Design cpu, start of the top module:
module cpu (
    input  clk,
    input  rst_n,
    input  [31:0] instr,
    input  [31:0] ram_data2,
    input  [10:0] start_pc,
    input  [3:0]  reg_addr,   
    output logic         waiting,
    output logic         ram_w_en1,
    output logic         ram_w_en2,
    output logic [10:0]  ram_addr2,
    output logic [31:0]  ram_in2,
    output logic [31:0]  status_out,
    output logic [31:0]  datapath_out,
    output logic [10:0]  pc_out,
    output logic [31:0]  reg_output
);
Size: roughly 4500 cells after synthesis, about 590 flip-flops, ~230 I/O pins.
==> flow/config.mk <==
export PLATFORM = sky130hd
export DESIGN_NAME = cpu
export DESIGN_NICKNAME = cpu
export VERILOG_FILES = /design/flow/design.v
export SDC_FILE = /design/flow/constraint.sdc
export NUM_CORES = 4
export LEC_CHECK = 0
export CAP_MARGIN = 15
export CORE_MARGIN = 2
export CORE_UTILIZATION = 58
export SETUP_SLACK_MARGIN = 1.03
export SLEW_MARGIN = 20
export TNS_END_PERCENT = 5
==> flow/constraint.sdc <==
create_clock -name core_clock -period 7.66 [get_ports {clk}]
set_input_delay 1.5320 -clock core_clock [delete_from_list [all_inputs] [get_ports {clk}]]
set_output_delay 1.5320 -clock core_clock [all_outputs]
set_load 0.01 [all_outputs]
run.sh (not shown) runs the stock make flow with config.mk's settings and CLKGATE_MAP_FILE=.
The first run finished with negative setup slack left.
==> next run, changes <==
Settings changed: CAP_MARGIN 15 to 40, CORE_UTILIZATION 58 to 67, CTS_CLUSTER_DIAMETER set to 356, CTS_CLUSTER_SIZE set to 98, PLACE_DENSITY set to 0.38, SETUP_SLACK_MARGIN 1.03 to unset.
Clock period 7.66 ns to 6.59 ns, I/O delays scaled along.
=> With this change the flow aborted during 5_1_grt. Synthesized area is unchanged. Synthesized cell count stays the same. Die area shrinks by about 13%.
==> next run, changes <==
Settings changed: CAP_MARGIN 40 to 20, CORE_UTILIZATION 67 to 57, CTS_CLUSTER_DIAMETER 356 to unset, CTS_CLUSTER_SIZE 98 to unset, PLACE_DENSITY 0.38 to unset, SETUP_SLACK_MARGIN set to 1.63, TNS_END_PERCENT 5 to unset.
Clock period 6.59 ns to 6.75 ns, I/O delays scaled along.
With this change the flow finished with negative setup slack left.
Synthesized cell count does not change.
Synthesized area is unchanged.
Die size increases by about a fifth.

========
== build 66 ==
Starting RTL as in the previous note.
clock: 8.4 ns
lec_check: 0
cap_margin: 30
core_margin: 2
core_utilization: 70
cts_cluster_diameter: 299
cts_cluster_size: 43
gpl_routability_driven: 1
hold_slack_margin: -0.1
max_routing_layer: met4
place_density: 0.64
slew_margin: 20
tns_end_percent: 10
Build 66: it failed with a tool error in 5_1_grt, so there are no final results.
What build 95 does differently from build 66 at the input level:
==> flow/config.mk <==
export PLATFORM = sky130hd
export DESIGN_NAME = cpu
export DESIGN_NICKNAME = cpu
export VERILOG_FILES = /design/flow/design.v
export SDC_FILE = /design/flow/constraint.sdc
export NUM_CORES = 4
export LEC_CHECK = 0
export CAP_MARGIN = 40
export CORE_MARGIN = 2
export CORE_UTILIZATION = 44
export SLEW_MARGIN = 20
==> flow/constraint.sdc <==
create_clock -name core_clock -period 7.02 [get_ports {clk}]
set_input_delay 1.4040 -clock core_clock [delete_from_list [all_inputs] [get_ports {clk}]]
set_output_delay 1.4040 -clock core_clock [all_outputs]
set_load 0.01 [all_outputs]
==> comparison <==
The final report for build 95 shows a completed flow and a layout that fails verification, specifically setup timing. In build 95, the total die size came out 41,000 um2 above the value in build 66. Number of setup buffers added after CTS: build 95 > build 66. The higher final RePlAce weighted congestion of build 95 and build 66 is in build 66. Relative to build 66, number of placed instances, taps included has increased by 804 in build 95. Summary: with build 66 as the reference, floorplan die height in build 95 moved up by more than a quarter. | count of standard-cell rows | build 95 vs build 66 | about 26% higher |.
Edits applied to the flow inputs when going from build 95 to build 48:
diff --git a/flow/config.mk b/flow/config.mk
--- a/flow/config.mk
+++ b/flow/config.mk
@@ -8,4 +8,7 @@
 export CAP_MARGIN = 40
 export CORE_MARGIN = 2
-export CORE_UTILIZATION = 44
+export CORE_UTILIZATION = 72
+export CTS_CLUSTER_DIAMETER = 97
+export CTS_CLUSTER_SIZE = 33
+export SETUP_SLACK_MARGIN = 1.15
 export SLEW_MARGIN = 20
==> flow/constraint.sdc <==
create_clock -name core_clock -period 8.52 [get_ports {clk}]
set_input_delay 1.7040 -clock core_clock [delete_from_list [all_inputs] [get_ports {clk}]]
set_output_delay 1.7040 -clock core_clock [all_outputs]
set_load 0.01 [all_outputs]
Changes observed in build 48 relative to build 95: sequential share of the synthesized area ~0 delta; estimated wirelength of the detail-placed design -6.1%.
For cell total after placement, dividing the value from build 95 by the value from build 48 gives 1.16.
Between build 95 and build 48, the flow reports horizontal die dimension decreasing by more than 10%.
Build 48 -> build 95: area after synthesis delta 0, exact match
Build 48 never completed; the flow aborted with a tool error in 5_1_grt.
Diff build 95 -> build 48: number of buffers created by CTS went down by 45; die size went down by about 40%.
Build 48 vs build 95 — routability congestion estimate rose about 16%.
Inputs modified between build 48 and build 33:
diff --git a/flow/config.mk b/flow/config.mk
--- a/flow/config.mk
+++ b/flow/config.mk
@@ -8,7 +8,5 @@
 export CAP_MARGIN = 40
 export CORE_MARGIN = 2
-export CORE_UTILIZATION = 72
-export CTS_CLUSTER_DIAMETER = 97
-export CTS_CLUSTER_SIZE = 33
-export SETUP_SLACK_MARGIN = 1.15
+export CORE_UTILIZATION = 58
 export SLEW_MARGIN = 20
+export TNS_END_PERCENT = 5
==> flow/constraint.sdc <==
create_clock -name core_clock -period 9.5 [get_ports {clk}]
set_input_delay 1.9000 -clock core_clock [delete_from_list [all_inputs] [get_ports {clk}]]
set_output_delay 1.9000 -clock core_clock [all_outputs]
set_load 0.01 [all_outputs]
Notes after the runs:
Across build 48 and build 33, a clean result was obtained everywhere but in build 48. Build 48 never completed, since it errored out during 5_1_grt. Build 48 fits on a die that is smaller than the die of build 33. Taking build 48 as the reference, in build 33 post-synthesis share of cell area spent on xor and xnor gates neither gained nor lost much; CTS buffer count picked up an extra 160%; final weighted congestion of routability-driven global placement lost 0.14; count of state elements after synthesis neither gained nor lost much. Comparing build 48 against build 33, there is no change at all in adder and majority gate portion of the synthesized area. Post-CTS setup repair buffer count, build 48 and build 33: smaller value in build 33. In build 33, the total number of placement rows came out 11 above the value in build 48.
What build 41 does differently from build 33 at the input level:
diff --git a/flow/config.mk b/flow/config.mk
--- a/flow/config.mk
+++ b/flow/config.mk
@@ -6,7 +6,9 @@
 export NUM_CORES = 4
 export LEC_CHECK = 0
-export CAP_MARGIN = 40
+export CAP_MARGIN = 15
 export CORE_MARGIN = 2
-export CORE_UTILIZATION = 58
+export CORE_UTILIZATION = 66
+export MAX_ROUTING_LAYER = met4
+export SETUP_SLACK_MARGIN = 2.24
 export SLEW_MARGIN = 20
 export TNS_END_PERCENT = 5
==> flow/constraint.sdc <==
create_clock -name core_clock -period 7.66 [get_ports {clk}]
set_input_delay 1.5320 -clock core_clock [delete_from_list [all_inputs] [get_ports {clk}]]
set_output_delay 1.5320 -clock core_clock [all_outputs]
set_load 0.01 [all_outputs]
==> results <==
- Summary of build 41 over build 33: setup slack at placement went down, xor-xnor portion of the synthesized cell area roughly the same.
- Post-synthesis chip area from yosys: build 33 vs build 41 identical
- FAIL build 41 @ 5_1_grt: tool exited with error
- Post-synth tally of flip-flops with integrated enable: build 33 vs build 41 identical
- Per the comparison of build 41 with build 33, core area went down by about 13%, number of rows in the core area -7.
- Taking build 33 over build 41, the horizontal extent of the die ratio works out to 1.07.
- The die area in build 41 is 0.880 times that in build 33.
## Diff of input files: build 20 against build 41
==> flow/config.mk <==
export PLATFORM = sky130hd
export DESIGN_NAME = cpu
export DESIGN_NICKNAME = cpu
export VERILOG_FILES = /design/flow/design.v
export SDC_FILE = /design/flow/constraint.sdc
export NUM_CORES = 4
export LEC_CHECK = 0
export CAP_MARGIN = 40
export CORE_MARGIN = 2
export CORE_UTILIZATION = 43
export SLEW_MARGIN = 20
==> flow/constraint.sdc <==
create_clock -name core_clock -period 6.59 [get_ports {clk}]
set_input_delay 1.3180 -clock core_clock [delete_from_list [all_inputs] [get_ports {clk}]]
set_output_delay 1.3180 -clock core_clock [all_outputs]
set_load 0.01 [all_outputs]
### Flow results
- The layout from build 20, despite a flow that completed every stage, fails the layout checks, with the failing checks listed as setup timing.
- Build 41 has a lower core region area than build 20.
- Worst slack after detailed placement, build 20 and build 41: lower on build 20
- Build 41 → build 20: total of cells resized after clock tree synthesis up 176; area of the chip went up 39,000 um2.

========
v14:
Starting RTL as in the previous note.
// cpu
module cpu (
    input  clk,
    input  rst_n,
    input  [31:0] instr,
    input  [31:0] ram_data2,
    input  [10:0] start_pc,
    input  [3:0]  reg_addr,   
    output logic         waiting,
    output logic         ram_w_en1,
    output logic         ram_w_en2,
    output logic [10:0]  ram_addr2,
    output logic [31:0]  ram_in2,
    output logic [31:0]  status_out,
    output logic [31:0]  datapath_out,
    output logic [10:0]  pc_out,
    output logic [31:0]  reg_output
);
    logic [31:0] instr_reg;
    logic [3:0]  cond;            
    logic [6:0]  opcode;          
    logic        en_status_decode;  
    logic [3:0]  rn, rd, rs, rm;  
    logic [1:0]  shift_op;        
    logic [4:0]  imm5;            
    logic [11:0] imm12;           
    logic [23:0] imm24;           
    logic        P, U, W;         
    logic [3:0] rt;
    assign rt = rd;
    logic [31:0] status_out_dp;
    logic [31:0] datapath_out_dp;
    logic [31:0] str_data_dp;
    logic [10:0] pc_out_dp;
    logic [31:0] reg_output_dp;
    logic        waiting_ctrl;
    logic        w_en1, w_en2, w_en_ldr, sel_load_LR;
    logic [1:0]  sel_A_in, sel_B_in, sel_shift_in;
    logic        en_A, en_B, en_C, en_S;
    logic        sel_A, sel_B, sel_post_indexing;
    logic [2:0]  ALU_op;
    logic        en_status, status_rdy_ctrl;
    logic        load_ir, load_pc_ctrl;
    logic [1:0]  sel_pc_ctrl;
    logic        ram_w_en1_ctrl, ram_w_en2_ctrl;
    assign waiting = waiting_ctrl;
    assign status_out = status_out_dp;
    assign datapath_out = datapath_out_dp;
    assign pc_out = pc_out_dp;
    assign reg_output = reg_output_dp;
    assign ram_addr2 = datapath_out_dp[10:0];
    assign ram_in2 = str_data_dp;
    assign ram_w_en1 = ram_w_en1_ctrl;
    assign ram_w_en2 = ram_w_en2_ctrl;
    idecoder idecoder(
        .instr(instr_reg),
        .cond(cond),
        .opcode(opcode),
  ...
clock: 6.59 ns
lec_check: 0
cap_margin: 15
core_margin: 2
core_utilization: 58
cts_cluster_size: 38
gpl_routability_driven: 1
max_routing_layer: met5
place_density: 0.64
setup_slack_margin: 1.73
slew_margin: 20
tns_end_percent: 10
The layout from v14, despite a flow that completed every stage, fails the layout checks, with the failing checks listed as setup timing.
For v28, these inputs were changed with respect to v14:
- swapping met5 for met4 in MAX_ROUTING_LAYER
- clearing SETUP_SLACK_MARGIN, which used to be 1.73
- swapping 38 for 36 in CTS_CLUSTER_SIZE
- swapping 58 for 68 in CORE_UTILIZATION
- swapping 6.59 for 8.28 in the clock period (ns, I/O delays scaled along)
Findings:
Stage in which a tool error killed v28: 5_1_grt.
Measured against v28, the area of the core of v14 comes out at 1.17 times the reference value.
Between v28 and v14, it is v28 whose TritonCTS buffer count is lower, by 2.9%.
The higher chip height came out of v14.
v28 falls short of v14 in final HPWL from detailed placement.
Summary of v28 over v14: routability congestion estimate from global placement now sits higher; post-placement cell count now sits lower.
Modified inputs, v50 compared to v28
- a deleted CTS_CLUSTER_SIZE that had been 36
- a change of CAP_MARGIN from 15 to 40
- a deleted MAX_ROUTING_LAYER that had been met4
- a deleted TNS_END_PERCENT that had been 10
- a deleted GPL_ROUTABILITY_DRIVEN that had been 1
- a deleted PLACE_DENSITY that had been 0.64
- a change of CORE_UTILIZATION from 68 to 43
- a change of the clock period (ns, I/O delays scaled along) from 8.28 to 11.9
[summary]
Of v28 and v50, just one finished clean: v50. v28: GRT-0232 in 5_1_grt -> run aborted. Diff v28 and v50: placement row count lower in v28. Of v28 and v50, v28 shows the higher post-CTS setup buffer count, with v50 below it. Any difference in placed cell count between v50 and v28 is small enough to ignore. v50 ends up with a starting density of the core that is 25 points lower than in v28. Number of buffers created by CTS (v28 / v50): 0.917. What v50 reported for area inside the core boundary has to be multiplied by 0.63 to get the figure for v28. Going from v28 to v50, post-placement worst setup slack higher; die width higher; standard cell area after detailed placement lower.
### v50 -> v9
- SETUP_SLACK_MARGIN newly set to 2.45
- CTS_CLUSTER_SIZE newly set to 33
- PLACE_DENSITY newly set to 0.65
- CORE_UTILIZATION changed from 43 to 72
- CTS_CLUSTER_DIAMETER newly set to 97
- the clock period (ns, I/O delays scaled along) changed from 11.9 to 8.52
## What came out
Re initial core utilization: v50 was lower than v9.
Taking v50 as the reference point, the post-cts sizing count of v9 rises by 376.
Diff v9..v50 | number of buffers inserted for hold repair after clock tree synthesis | unchanged
In v9 relative to v50, area enclosed by the die boundary had gone down by more than a quarter.
Area inside the core boundary: v9 vs v50 down about 40%
Between v50 and v9, post-CTS setup repair buffer count increased.
Area reported by Yosys stat came out exactly the same in v9 and v50.
NOTE: x dimension of the die in v9 falls short of that of v50
5_1_grt: v9 exited with error
